## alu16bit
module alu16bit (
  input clk,                 
  input reset,               
  input [2:0] operation,     
  input [15:0] operand_A,
  input [15:0] operand_B,
  output reg [31:0] result, 
  output reg carry_flag,
  output reg zero_flag
);
Size in the first run: about 34 flip-flops, about 0.013 sq mm of cells after synthesis.
export LEC_CHECK = 0
export CAP_MARGIN = 20
export CORE_MARGIN = 2
export CORE_UTILIZATION = 68
export CTS_CLUSTER_DIAMETER = 42
export CTS_CLUSTER_SIZE = 21
export HOLD_SLACK_MARGIN = -0.09
export SETUP_SLACK_MARGIN = -0.49
export SLEW_MARGIN = 20
create_clock -name core_clock -period 6.98 [get_ports {clk}]
run.sh (not shown) runs the stock make flow with config.mk's settings and CLKGATE_MAP_FILE=.
The first run produced a layout that fails on negative setup slack.
Next try:
- CORE_UTILIZATION: 68 -> 65
- CTS_CLUSTER_DIAMETER: 42 -> unset
- CTS_CLUSTER_SIZE: 21 -> unset
- SETUP_SLACK_MARGIN: -0.49 -> unset
- TNS_END_PERCENT: unset -> 100
- clock period: 6.98 -> 7.2 ns (I/O delays scaled with it)
Result:
- The new run failed in global routing
- die size rises by 4.5%
- area after synthesis stays the same
- synthesized cell count does not change
Next try:
- CELL_PAD_IN_SITES_GLOBAL_PLACEMENT: unset -> 3
- CORE_MARGIN: 2 -> 3
- CORE_UTILIZATION: 65 -> 40
- GPL_ROUTABILITY_DRIVEN: unset -> 0
- GPL_TIMING_DRIVEN: unset -> 0
- HOLD_SLACK_MARGIN: -0.09 -> unset
- SETUP_SLACK_MARGIN: unset -> -0.55
- SLEW_MARGIN: 20 -> 5
- TNS_END_PERCENT: 100 -> 30
The changed run completed, yet does not pass: negative setup slack; synthesized cell count stays the same; synthesized area does not change; die area rises by well over a third.

========
The RTL this note starts from:
==> flow/design.v <==
module alu16bit (
  input clk,                 
  input reset,               
  input [2:0] operation,     
  input [15:0] operand_A,
  input [15:0] operand_B,
  output reg [31:0] result, 
  output reg carry_flag,
  output reg zero_flag
);
parameter [2:0] ADD  = 3'b000,
                SUB  = 3'b001,
                MUL  = 3'b010,
                AND  = 3'b011,
                OR   = 3'b100,
                NAND = 3'b101,
                NOR  = 3'b110,
                XOR  = 3'b111;
reg [31:0] alu_result;  
reg alu_carry;
reg alu_zero;
always @(*) begin
  alu_result = 32'b0;
  alu_carry  = 1'b0;
  alu_zero   = 1'b0;
  case (operation)
    ADD: begin
      {alu_carry, alu_result} = {1'b0, operand_A} + {1'b0, operand_B};
      alu_zero = (alu_result[15:0] == 16'b0);
    end
    SUB: begin
      {alu_carry, alu_result} = {1'b0, operand_A} - {1'b0, operand_B};
      alu_zero = (alu_result[15:0] == 16'b0);
    end
    MUL: begin
      alu_result = operand_A * operand_B;   
      alu_zero = (alu_result == 32'b0);
    end
    AND: begin
      alu_result = {16'b0, (operand_A & operand_B)};
      alu_zero = (alu_result[15:0] == 16'b0);
    end
    OR: begin
      alu_result = {16'b0, (operand_A | operand_B)};
      alu_zero = (alu_result[15:0] == 16'b0);
    end
    NAND: begin
      alu_result = {16'b0, ~(operand_A & operand_B)};
      alu_zero = (alu_result[15:0] == 16'b0);
    end
    NOR: begin
      alu_result = {16'b0, ~(operand_A | operand_B)};
      alu_zero = (alu_result[15:0] == 16'b0);
    end
    XOR: begin
      alu_result = {16'b0, (operand_A ^ operand_B)};
      alu_zero = (alu_result[15:0] == 16'b0);
    end
    default: begin
      alu_result = 32'b0;
      alu_carry  = 1'b0;
      alu_zero   = 1'b1;
    end
  endcase
end
always @(posedge clk) begin
  if (reset) begin
    result     <= 32'b0;
    carry_flag <= 1'b0;
    zero_flag  <= 1'b0;
  end else begin
    result     <= alu_result;
    carry_flag <= alu_carry;
    zero_flag  <= alu_zero;
  end
end
endmodule
Settings: LEC_CHECK=0, CAP_MARGIN=20, CORE_MARGIN=2, CORE_UTILIZATION=70, CTS_CLUSTER_SIZE=34, SETUP_SLACK_MARGIN=1.12, SLEW_MARGIN=20; clock period 5.62 ns.
The starting point ended with an error in clock tree synthesis on DPL-0033.
==> next run, changes <==
- CORE_UTILIZATION: 70 -> 59
- CTS_CLUSTER_SIZE: 34 -> default
- SETUP_SLACK_MARGIN: 1.12 -> default
- clock period: 5.62 -> 5.09 ns (I/O delays scaled with it)
Result: With this change the flow ended with an error in global routing, error GRT-0232. Die size came out higher by about 18%. Synthesized area stays the same. Synthesized cell count is unchanged.
==> next run, changes <==
- ABC_AREA: default -> 1
- CORE_UTILIZATION: 59 -> 62
- clock period: 5.09 -> 6.0 ns (I/O delays scaled with it)
After rerunning: The changed run failed in global routing; area after synthesis rises by 9.9%; synthesized cell count rises by about 30%; die size rises by 4.5%.
==> next run, changes <==
- ABC_AREA: 1 -> default
- CORE_UTILIZATION: 62 -> 53
- PLACE_DENSITY: default -> 0.8
- SETUP_SLACK_MARGIN: default -> -0.22
- clock period: 6.0 -> 7.2 ns (I/O delays scaled with it)
This time the run finished with setup timing left.
Die size came out higher by 6.3%.
Area after synthesis came out lower by 9.0%.
Synthesized cell count came out lower by 24%.

========
Starts from the design.v that is shown in full above.
==> flow/config.mk <==
export PLATFORM = sky130hd
export DESIGN_NAME = alu16bit
export DESIGN_NICKNAME = alu16bit
export VERILOG_FILES = /design/flow/design.v
export SDC_FILE = /design/flow/constraint.sdc
export NUM_CORES = 4
export LEC_CHECK = 0
export CAP_MARGIN = 20
export CORE_MARGIN = 2
export CORE_UTILIZATION = 72
export CTS_CLUSTER_SIZE = 51
export PLACE_DENSITY_LB_ADDON = 0.0
export SETUP_SLACK_MARGIN = 1.53
export SLEW_MARGIN = 5
export TNS_END_PERCENT = 65
==> flow/constraint.sdc <==
create_clock -name core_clock -period 5.43 [get_ports {clk}]
set_input_delay 1.0860 -clock core_clock [delete_from_list [all_inputs] [get_ports {clk}]]
set_output_delay 1.0860 -clock core_clock [all_outputs]
set_load 0.01 [all_outputs]
The starting point died in clock tree synthesis on DPL-0038.
Next try:
Settings changed: ABC_AREA from default to 1, CTS_CLUSTER_DIAMETER from default to 235, CTS_CLUSTER_SIZE 51 to default, PLACE_DENSITY_LB_ADDON 0.0 to default, SETUP_SLACK_MARGIN 1.53 to default, SLEW_MARGIN 5 to 20, TNS_END_PERCENT 65 to default.
Clock period 5.43 ns to 5.62 ns, I/O delays scaled along.
This time the run ended with an error in global routing.
Die area is higher by roughly a tenth.
Synthesized cell count is higher by a quarter to a third.
Area after synthesis is higher by roughly a tenth.
Next try:
Settings changed: ABC_AREA 1 to default, CTS_CLUSTER_SIZE from default to 44.
This time the run aborted during clock tree synthesis with DPL-0038.
Synthesized area drops by roughly a tenth.
Die size drops by a little under a tenth.
Synthesized cell count drops by a quarter to a third.
Next try:
Settings changed: CORE_UTILIZATION 72 to 65, CTS_CLUSTER_DIAMETER 235 to default, CTS_CLUSTER_SIZE 44 to default.
Outcome: Now the flow did not get past global routing (GRT-0116); die size increases by 10%; synthesized area does not change; synthesized cell count stays the same.

========
## run 1
Starts from the design.v that is shown in full above.
clock: 7.98 ns
lec_check: 0
cap_margin: 20
core_margin: 2
core_utilization: 72
cts_cluster_diameter: 51
hold_slack_margin: -0.1
max_routing_layer: met4
place_density_lb_addon: 0.01
setup_slack_margin: 2.38
slew_margin: 20
tns_end_percent: 5
Run 1 is listed as incomplete: the tool reported an error in global routing (5_1_grt) and the run ended there.
Modified inputs, run 2 compared to run 1
Settings: SETUP_SLACK_MARGIN: 2.38 -> unset; TNS_END_PERCENT: 5 -> unset; MAX_ROUTING_LAYER: met4 -> unset; CTS_CLUSTER_DIAMETER: 51 -> unset; PLACE_DENSITY_LB_ADDON: 0.01 -> unset; HOLD_SLACK_MARGIN: -0.1 -> unset; CORE_UTILIZATION: 72 -> 40; the clock period (ns, I/O delays scaled along): 7.98 -> 7.11.
--- outcome ---
Run 1 and run 2: one clean run, run 2; the rest did not finish clean. Run 1: it failed with a tool error in global routing (5_1_grt), so there are no final results. Run 2 against run 1: die width now sits higher, estimated wirelength of the detail-placed design now larger, synthesized cell count now sits at about the same level. Run 2: placed instance count 291 above run 1. Run 1 → run 2: initial standard-cell utilization of the core fell by 32 points; count of buffers added by post-CTS timing repair for setup fell by 4; post-synth tally of flip-flops with integrated enable stayed essentially flat; area of the placeable core rose by about 80%. Run 2 ends up with a total placed instance area that is 7.3% higher than in run 1. Total die size on run 2 is behind run 1.
Input-level comparison between run 3 and run 2:
Settings: CORE_UTILIZATION now 61, was 40; CTS_CLUSTER_SIZE now 100, previously not set; ABC_AREA now 1, previously not set.
### Flow results
- Taking run 2 as the reference, in run 3 floorplan row count has decreased, chip area estimate from yosys synthesis has increased, level count of the clock H-tree has remained practically unchanged.
- Relative to run 2, the number of placed instances with taps included of run 3 is higher by 13%.
- Run 3 vs. run 2: post-placement worst setup slack picked up an extra 610 ps, DRC marker count from the first detailed-route iteration now larger, minimum clock period after layout went down.
The inputs of run 4 differ from those of run 3 as listed below.
Settings: TNS_END_PERCENT newly set to 5; CORE_UTILIZATION changed from 61 to 58; ABC_AREA removed (was 1); CTS_CLUSTER_SIZE removed (was 100); the clock period (ns, I/O delays scaled along) changed from 7.11 to 7.2.
### Flow results
- The final report for run 4 shows a completed flow and a layout that fails verification, specifically negative setup slack.
- The run showing the greater final count of negative-setup-slack endpoints is run 4.
- NOTE: global-route wire length before repair in run 4 falls short of that of run 3
- Run 4 against run 3; final design area excluding fillers is down by a few percent.
For run 5, these inputs were changed with respect to run 4:
Settings: an added PLACE_DENSITY of 0.95; a change of CORE_UTILIZATION from 58 to 40; an added SETUP_SLACK_MARGIN of -0.22; a change of TNS_END_PERCENT from 5 to 35.
[summary]
Status for run 5 and run 4: no clean run. Run 5: complete, dirty (negative setup slack). Taking run 4 as the reference, in run 5 post-synthesis to final-layout area growth saw a decrease, worst hold-check slack moved up, final cycle utilization of the critical path now larger, routing usage on met3 now larger, clock period minus final worst setup slack rose 410 ps. [diff] final worst slack, run 5 relative to run 4: regression. Comparing run 5 against run 4, there is no change at all in summed standard-cell area reported by yosys. Fmax in run 5 is 5.4% below run 4. Relative to run 4, the routed wire length of run 5 is higher by 4900 um.
Inputs modified between run 5 and run 6:
Settings: a change of PLACE_DENSITY from 0.95 to 0.66; a change of CORE_UTILIZATION from 40 to 69; an added CTS_CLUSTER_DIAMETER of 358; a change of TNS_END_PERCENT from 35 to 5; a deleted SETUP_SLACK_MARGIN that had been -0.22.
## What came out
Status(run 6) = ERROR, stage = global routing (5_1_grt)
[compare] base=run 5 new=run 6: number of hold-repair buffers added at the cts stage comparable; count of clock tree sinks saw little to no change.
Between run 5 and run 6, number of gates given a new drive strength after cts is lower for run 5, run 6 comes in above that.
On H-tree level count, run 5 tracks run 6 almost exactly.
Summary of run 6 over run 5: setup slack at placement -410 ps, starting density of the core picked up an extra 29 points, die area -0.014 sq mm, post-CTS setup buffer count increased by 53 relative to the old numbers.

========
nickel:
RTL: the design.v shown in full above, as it stands there.
clock: 7.2 ns
lec_check: 0
cap_margin: 20
core_margin: 2
core_utilization: 66
cts_cluster_diameter: 57
max_routing_layer: met4
slew_margin: 20
tns_end_percent: 5
nickel finished all stages; however, its layout fails the closing checks, the failures being negative setup slack.
> inputs changed (nickel -> willow)
- a change of CTS_CLUSTER_DIAMETER from 57 to 358
- a change of CORE_UTILIZATION from 66 to 67
Notes after the runs:
Tool error GRT-0116 stopped willow during global routing; no final results.
When willow is measured against nickel, its post-cts resize count turns out 166 higher.
Per the comparison of willow with nickel, chip area estimate from yosys synthesis roughly the same, placeable core region lower, die height lower, initial cell density of the core higher, netlist area before placement roughly the same.
Going from nickel to willow, the total cell area at the placement stage was found to have gone down by 0.72%.
As far as instance tally after logic synthesis goes, nickel and willow are indistinguishable; the numbers are identical.
Die outline width shrinks slightly when moving from nickel to willow.
As far as number of nets produced by synthesis goes, nickel and willow are indistinguishable; the numbers are identical.
On die area, the higher figure sits with nickel, not willow.
--- input diff willow..yarrow ---
- a deleted MAX_ROUTING_LAYER that had been met4
- a deleted TNS_END_PERCENT that had been 5
- a deleted CTS_CLUSTER_DIAMETER that had been 358
- a change of CORE_UTILIZATION from 67 to 40
--- outcome ---
Of willow and yarrow, only yarrow finishes the flow clean.
Per the comparison of yarrow with willow, area share of xor/xnor cells in the synthesized design did not really move; post-synthesis simple-gate area fraction did not really move.
Of yarrow and willow, willow shows the lower number of cell rows, with yarrow above it.
Mux contribution to synthesized area: willow vs yarrow identical
yarrow vs willow: area after detailed placement up by a few percent
Placement-stage worst setup slack on yarrow is ahead of willow.
Number of placed instances with taps included (willow / yarrow): 0.923
Die extent in y ends up lower on willow.
[compare] base=willow new=yarrow: total of cells resized after clock tree synthesis saw a decrease, die size rose by about 65%.
From yarrow to willow, adder and majority gate portion of the synthesized area did not move at all.
[inputs] pepper vs yarrow
- CTS_CLUSTER_DIAMETER newly set to 379
- SETUP_SLACK_MARGIN newly set to -0.22
- CTS_CLUSTER_SIZE newly set to 100
[summary]
- Routed wire length shrinks by a few percent when moving from yarrow to pepper.
- Taking yarrow as the reference, in pepper post-CTS repair timing setup buffer count went down 9, aggregate negative setup slack went down 250 ps.
- The flow for pepper finished, though final verification flagged negative setup slack.

========
// alu16bit: RTL as listed in full above, without the edits since
export LEC_CHECK = 0
export CAP_MARGIN = 20
export CORE_MARGIN = 2
export CORE_UTILIZATION = 58
export SETUP_SLACK_MARGIN = 1.49
export SLEW_MARGIN = 20
create_clock -name core_clock -period 5.09 [get_ports {clk}]
The baseline failed in global routing, error GRT-0232.
Rerun with:
--- a/flow/config.mk
+++ b/flow/config.mk
@@ -8,5 +8,4 @@
 export CAP_MARGIN = 20
 export CORE_MARGIN = 2
-export CORE_UTILIZATION = 58
-export SETUP_SLACK_MARGIN = 1.49
+export CORE_UTILIZATION = 39
 export SLEW_MARGIN = 20
==> flow/constraint.sdc (replaced) <==
create_clock -name core_clock -period 7.11 [get_ports {clk}]
set_input_delay 1.4220 -clock core_clock [delete_from_list [all_inputs] [get_ports {clk}]]
set_output_delay 1.4220 -clock core_clock [all_outputs]
set_load 0.01 [all_outputs]
After rerunning: The new run ran to the end with no violations; synthesized area does not change; die area rises by 47%; synthesized cell count is unchanged.
Rerun with:
--- a/flow/config.mk
+++ b/flow/config.mk
@@ -8,4 +8,4 @@
 export CAP_MARGIN = 20
 export CORE_MARGIN = 2
-export CORE_UTILIZATION = 39
+export CORE_UTILIZATION = 59
 export SLEW_MARGIN = 20
==> flow/constraint.sdc (replaced) <==
create_clock -name core_clock -period 5.07 [get_ports {clk}]
set_input_delay 1.0140 -clock core_clock [delete_from_list [all_inputs] [get_ports {clk}]]
set_output_delay 1.0140 -clock core_clock [all_outputs]
set_load 0.01 [all_outputs]
Outcome: Now the flow never finished: it broke off in global routing, error GRT-0232. Area after synthesis stays the same. Die area drops by 33%. Synthesized cell count stays the same.
Rerun with:
--- a/flow/config.mk
+++ b/flow/config.mk
@@ -6,6 +6,8 @@
 export NUM_CORES = 4
 export LEC_CHECK = 0
+export ABC_AREA = 1
 export CAP_MARGIN = 20
 export CORE_MARGIN = 2
-export CORE_UTILIZATION = 59
+export CORE_UTILIZATION = 69
+export CTS_CLUSTER_SIZE = 100
 export SLEW_MARGIN = 20
==> flow/constraint.sdc (replaced) <==
create_clock -name core_clock -period 7.11 [get_ports {clk}]
set_input_delay 1.4220 -clock core_clock [delete_from_list [all_inputs] [get_ports {clk}]]
set_output_delay 1.4220 -clock core_clock [all_outputs]
set_load 0.01 [all_outputs]
Effect: The new run never finished: it broke off in global routing; synthesized area rises by 9.9%; synthesized cell count rises by 31%; die size falls by about 6%.
